==> flow/design.v (excerpt) <==
module md5_crack(
  input          clk,
  input          reset_n,
  input          in_valid,
  output         in_ready,
  input  [63:0]  guess,
  output         out_valid,
  output [127:0] digest,
  output         cracked
);
For scale: roughly 4300 cells after synthesis, about 33000 um2 of cells after synthesis.
clock: 9.01 ns
lec_check: 0
cap_margin: 20
core_margin: 2
core_utilization: 71
cts_cluster_size: 25
hold_slack_margin: 0.3
max_routing_layer: met4
setup_slack_margin: 1.24
slew_margin: 20
run.sh (not shown) runs the stock make flow with config.mk's settings and CLKGATE_MAP_FILE=.
The starting point ended with an error in global routing with GRT-0116.
==> next run, changes <==
Settings changed: CORE_UTILIZATION 71 to 68, CTS_CLUSTER_SIZE 25 to default, HOLD_SLACK_MARGIN 0.3 to default, MAX_ROUTING_LAYER met4 to default, SETUP_SLACK_MARGIN 1.24 to default.
Clock period 9.01 ns to 14.0 ns, I/O delays scaled along.
Result: The new run passed the timing, design-rule and antenna checks; area after synthesis does not change; die size is higher by 4.3%; synthesized cell count does not change.
==> next run, changes <==
Settings changed: CORE_UTILIZATION 68 to 40.
Clock period 14.0 ns to 9.81 ns, I/O delays scaled along.
- sequential share of layout area drops by 2.6 points
- setup slack gets worse by 0.86 ns
- synthesized area is unchanged
- register-to-register slack degrades by 0.86 ns
==> next run, changes <==
Settings changed: CORE_UTILIZATION 40 to 59, SETUP_SLACK_MARGIN from default to 2.08.
Clock period 9.81 ns to 7.21 ns, I/O delays scaled along.
=> The new run completed, yet does not pass: setup timing; design area increases by 13%; area after synthesis stays the same; die size decreases by 32%; final cell count increases by 5.2%; worst setup slack got worse by 3.1 ns; utilization increases by 33 points; sequential share of layout area decreases by 2.6 points; hold slack hardly moves; flip-flop count is unchanged.
==> next run, changes <==
Settings changed: CORE_UTILIZATION 59 to 66, SETUP_SLACK_MARGIN 2.08 to -0.46.
Clock period 7.21 ns to 7.9 ns, I/O delays scaled along.
With this change the flow did not get past global routing.
Die size went down by 10%.
Synthesized cell count stays the same.
Synthesized area is unchanged.

md5_crack again, from the RTL that the note above started with.
clock: 16.9 ns
lec_check: 0
abc_area: 1
cap_margin: 20
cell_pad_in_sites_detail_placement: 1
cell_pad_in_sites_global_placement: 3
core_margin: 2
core_utilization: 56
cts_cluster_size: 90
hold_slack_margin: 0.26
min_routing_layer: met2
place_density_lb_addon: 0.2
setup_slack_margin: 1.59
slew_margin: 20
The baseline stopped in 3_1_place_gp_skip_io.
Then changed:
ABC_AREA = not set   (was 1)
CELL_PAD_IN_SITES_DETAIL_PLACEMENT = not set   (was 1)
CELL_PAD_IN_SITES_GLOBAL_PLACEMENT = not set   (was 3)
CORE_UTILIZATION = 72   (was 56)
CTS_CLUSTER_SIZE = not set   (was 90)
HOLD_SLACK_MARGIN = not set   (was 0.26)
MIN_ROUTING_LAYER = not set   (was met2)
PLACE_DENSITY = 0.4   (was not set)
PLACE_DENSITY_LB_ADDON = not set   (was 0.2)
SETUP_SLACK_MARGIN = not set   (was 1.59)
TNS_END_PERCENT = 10   (was not set)
clock period = 7.82 ns   (was 16.9 ns; I/O delays follow)
After rerunning: This time the run failed in 5_1_grt. Area after synthesis grows by 2.7%. Die size shrinks by 20%. Synthesized cell count shrinks by 7.5%.
Then changed:
CORE_UTILIZATION = 71   (was 72)
CTS_CLUSTER_SIZE = 25   (was not set)
MAX_ROUTING_LAYER = met4   (was not set)
PLACE_DENSITY = not set   (was 0.4)
TNS_END_PERCENT = not set   (was 10)
clock period = 9.01 ns   (was 7.82 ns; I/O delays follow)
The new run stopped in 5_1_grt, error GRT-0232.
Synthesized area does not change.
Synthesized cell count does not change.
Die size rises slightly.
Then changed:
CORE_UTILIZATION = 65   (was 71)
CTS_CLUSTER_SIZE = 47   (was 25)
HOLD_SLACK_MARGIN = 0.28   (was not set)
MAX_ROUTING_LAYER = not set   (was met4)
SETUP_SLACK_MARGIN = 0.06   (was not set)
SLEW_MARGIN = 5   (was 20)
TNS_END_PERCENT = 5   (was not set)
clock period = 9.47 ns   (was 9.01 ns; I/O delays follow)
Now the flow finished with setup timing left.
Die area went up by about 9%.
Area after synthesis stays the same.
Synthesized cell count is unchanged.
Then changed:
CORE_UTILIZATION = 40   (was 65)
CTS_CLUSTER_SIZE = not set   (was 47)
GPL_TIMING_DRIVEN = 0   (was not set)
HOLD_SLACK_MARGIN = not set   (was 0.28)
SETUP_SLACK_MARGIN = -0.44   (was 0.06)
SLEW_MARGIN = 20   (was 5)
TNS_END_PERCENT = not set   (was 5)
clock period = 10.0 ns   (was 9.47 ns; I/O delays follow)
The new run ran to the end with violations: setup timing; total power decreases by roughly a tenth; routed wire length increases by a quarter to a third; area after synthesis is unchanged; clock skew barely changes; final area increases slightly; maximum frequency decreases by a little under a tenth.

build 78:
md5_crack again, from the RTL that the note above started with.
==> flow/config.mk <==
export PLATFORM = sky130hd
export DESIGN_NAME = md5_crack
export DESIGN_NICKNAME = md5_crack
export VERILOG_FILES = /design/flow/design.v
export SDC_FILE = /design/flow/constraint.sdc
export NUM_CORES = 4
export LEC_CHECK = 0
export ABC_AREA = 1
export CAP_MARGIN = 30
export CELL_PAD_IN_SITES_DETAIL_PLACEMENT = 2
export CORE_ASPECT_RATIO = 1.27
export CORE_MARGIN = 7
export CORE_UTILIZATION = 50
export CTS_CLUSTER_SIZE = 31
export GPL_TIMING_DRIVEN = 0
export MAX_ROUTING_LAYER = met4
export MIN_ROUTING_LAYER = met2
export PLACE_DENSITY_LB_ADDON = 0.15
export SETUP_SLACK_MARGIN = 1.17
export SLEW_MARGIN = 5
==> flow/constraint.sdc <==
create_clock -name core_clock -period 8.55 [get_ports {clk}]
set_input_delay 1.7100 -clock core_clock [delete_from_list [all_inputs] [get_ports {clk}]]
set_output_delay 1.7100 -clock core_clock [all_outputs]
set_load 0.01 [all_outputs]
Status(build 78) = ERROR, stage = detailed placement
### build 78 -> build 98
# build 78
export LEC_CHECK = 0
export ABC_AREA = 1
export CAP_MARGIN = 30
export CELL_PAD_IN_SITES_DETAIL_PLACEMENT = 2
export CORE_ASPECT_RATIO = 1.27
export CORE_MARGIN = 7
export CORE_UTILIZATION = 50
export CTS_CLUSTER_SIZE = 31
export GPL_TIMING_DRIVEN = 0
export MAX_ROUTING_LAYER = met4
export MIN_ROUTING_LAYER = met2
export PLACE_DENSITY_LB_ADDON = 0.15
export SETUP_SLACK_MARGIN = 1.17
export SLEW_MARGIN = 5
create_clock -name core_clock -period 8.55 [get_ports {clk}]
# build 98
export LEC_CHECK = 0
export ABC_AREA = 1
export CAP_MARGIN = 20
export CORE_ASPECT_RATIO = 0.91
export CORE_MARGIN = 2
export CORE_UTILIZATION = 40
export MAX_ROUTING_LAYER = met4
export SLEW_MARGIN = 20
create_clock -name core_clock -period 10.0 [get_ports {clk}]
### Flow results
Having completed the whole flow, build 98 delivered a layout that passed the timing, design-rule and antenna checks.
For the horizontal extent of the die, build 98 came in 26% higher than build 78 did.
Reported for build 98 and build 78, flop and latch count out of synthesis turned out identical to the last digit.
The run showing the greater total die size is build 98.
The following lists how build 27 was set up differently from build 98:
# build 98
export LEC_CHECK = 0
export ABC_AREA = 1
export CAP_MARGIN = 20
export CORE_ASPECT_RATIO = 0.91
export CORE_MARGIN = 2
export CORE_UTILIZATION = 40
export MAX_ROUTING_LAYER = met4
export SLEW_MARGIN = 20
create_clock -name core_clock -period 10.0 [get_ports {clk}]
# build 27
export LEC_CHECK = 0
export CAP_MARGIN = 20
export CELL_PAD_IN_SITES_GLOBAL_PLACEMENT = 2
export CORE_MARGIN = 2
export CORE_UTILIZATION = 54
export CTS_CLUSTER_DIAMETER = 332
export CTS_CLUSTER_SIZE = 99
export PLACE_DENSITY = 0.92
export SLEW_MARGIN = 20
export TNS_END_PERCENT = 15
create_clock -name core_clock -period 10.0 [get_ports {clk}]
Status: build 27 FAILED at global placement without I/O (tool error). On simple-gate area share of the yosys netlist, the higher figure sits with build 98, not build 27. Lower number of standard cells reported by yosys goes to build 27 over build 98. On build 27: synthesized cell count is 350 lower than what build 98 gave. Compared with build 98, in build 27 area after synthesis has increased; area of the core has decreased.
## Diff of input files: build 77 against build 27
# build 27
export LEC_CHECK = 0
export CAP_MARGIN = 20
export CELL_PAD_IN_SITES_GLOBAL_PLACEMENT = 2
export CORE_MARGIN = 2
export CORE_UTILIZATION = 54
export CTS_CLUSTER_DIAMETER = 332
export CTS_CLUSTER_SIZE = 99
export PLACE_DENSITY = 0.92
export SLEW_MARGIN = 20
export TNS_END_PERCENT = 15
create_clock -name core_clock -period 10.0 [get_ports {clk}]
# build 77
export LEC_CHECK = 0
export CAP_MARGIN = 20
export CORE_MARGIN = 2
export CORE_UTILIZATION = 57
export MAX_ROUTING_LAYER = met4
export SLEW_MARGIN = 20
export TNS_END_PERCENT = 20
create_clock -name core_clock -period 5.51 [get_ports {clk}]
[summary]
Build 77 finished all stages; however, its layout fails the closing checks, the failures being negative setup slack. As far as number of distinct library cells after synthesis goes, build 77 and build 27 are indistinguishable; the numbers are identical. Sort build 27 and build 77 by core utilization at floorplan, descending, and build 77 comes first. Compared with build 27, die outline width in build 77 decreased by a few percent. Die height: build 77 vs build 27 down 6.6 um. Area of the chip sits lower in build 77 than in build 27.

md5_crack again, from the RTL that the note above started with.
clock: 5.45 ns
lec_check: 0
cap_margin: 20
core_aspect_ratio: 0.79
core_margin: 2
core_utilization: 67
cts_cluster_diameter: 379
cts_cluster_size: 74
hold_slack_margin: 0.29
max_routing_layer: met4
place_density_lb_addon: 0.07
setup_slack_margin: 1.56
slew_margin: 20
tns_end_percent: 20
The first run failed in global routing with GRT-0232.
==> next run, changes <==
Settings changed: CORE_ASPECT_RATIO 0.79 to default, CORE_UTILIZATION 67 to 41, CTS_CLUSTER_DIAMETER 379 to default, CTS_CLUSTER_SIZE 74 to default, HOLD_SLACK_MARGIN 0.29 to default, MAX_ROUTING_LAYER met4 to default, PLACE_DENSITY_LB_ADDON 0.07 to default, SETUP_SLACK_MARGIN 1.56 to default, TNS_END_PERCENT 20 to default.
Clock period 5.45 ns to 9.81 ns, I/O delays scaled along.
This time the run passed the timing, design-rule and antenna checks.
Synthesized cell count is unchanged.
Area after synthesis stays the same.
Die size climbs by well over a third.
==> next run, changes <==
Settings changed: CORE_UTILIZATION 41 to 28.
Clock period 9.81 ns to 14.0 ns, I/O delays scaled along.
What happened: Sequential power goes down by 30%. Total power is lower by 44%. Worst setup slack gets better by 0.93 ns. Clock power shrinks by 37%. Via count went down by 5.5%.
==> next run, changes <==
Settings changed: CORE_UTILIZATION 28 to 72, PLACE_DENSITY_LB_ADDON from default to 0.24, SETUP_SLACK_MARGIN from default to -0.46.
Clock period 14.0 ns to 8.65 ns, I/O delays scaled along.
Result: This time the run ended with an error in global routing with GRT-0116. Synthesized cell count is unchanged. Die area goes down by 61%. Area after synthesis is unchanged.
No activity file was given, so power comes from the tool's default toggle rates.
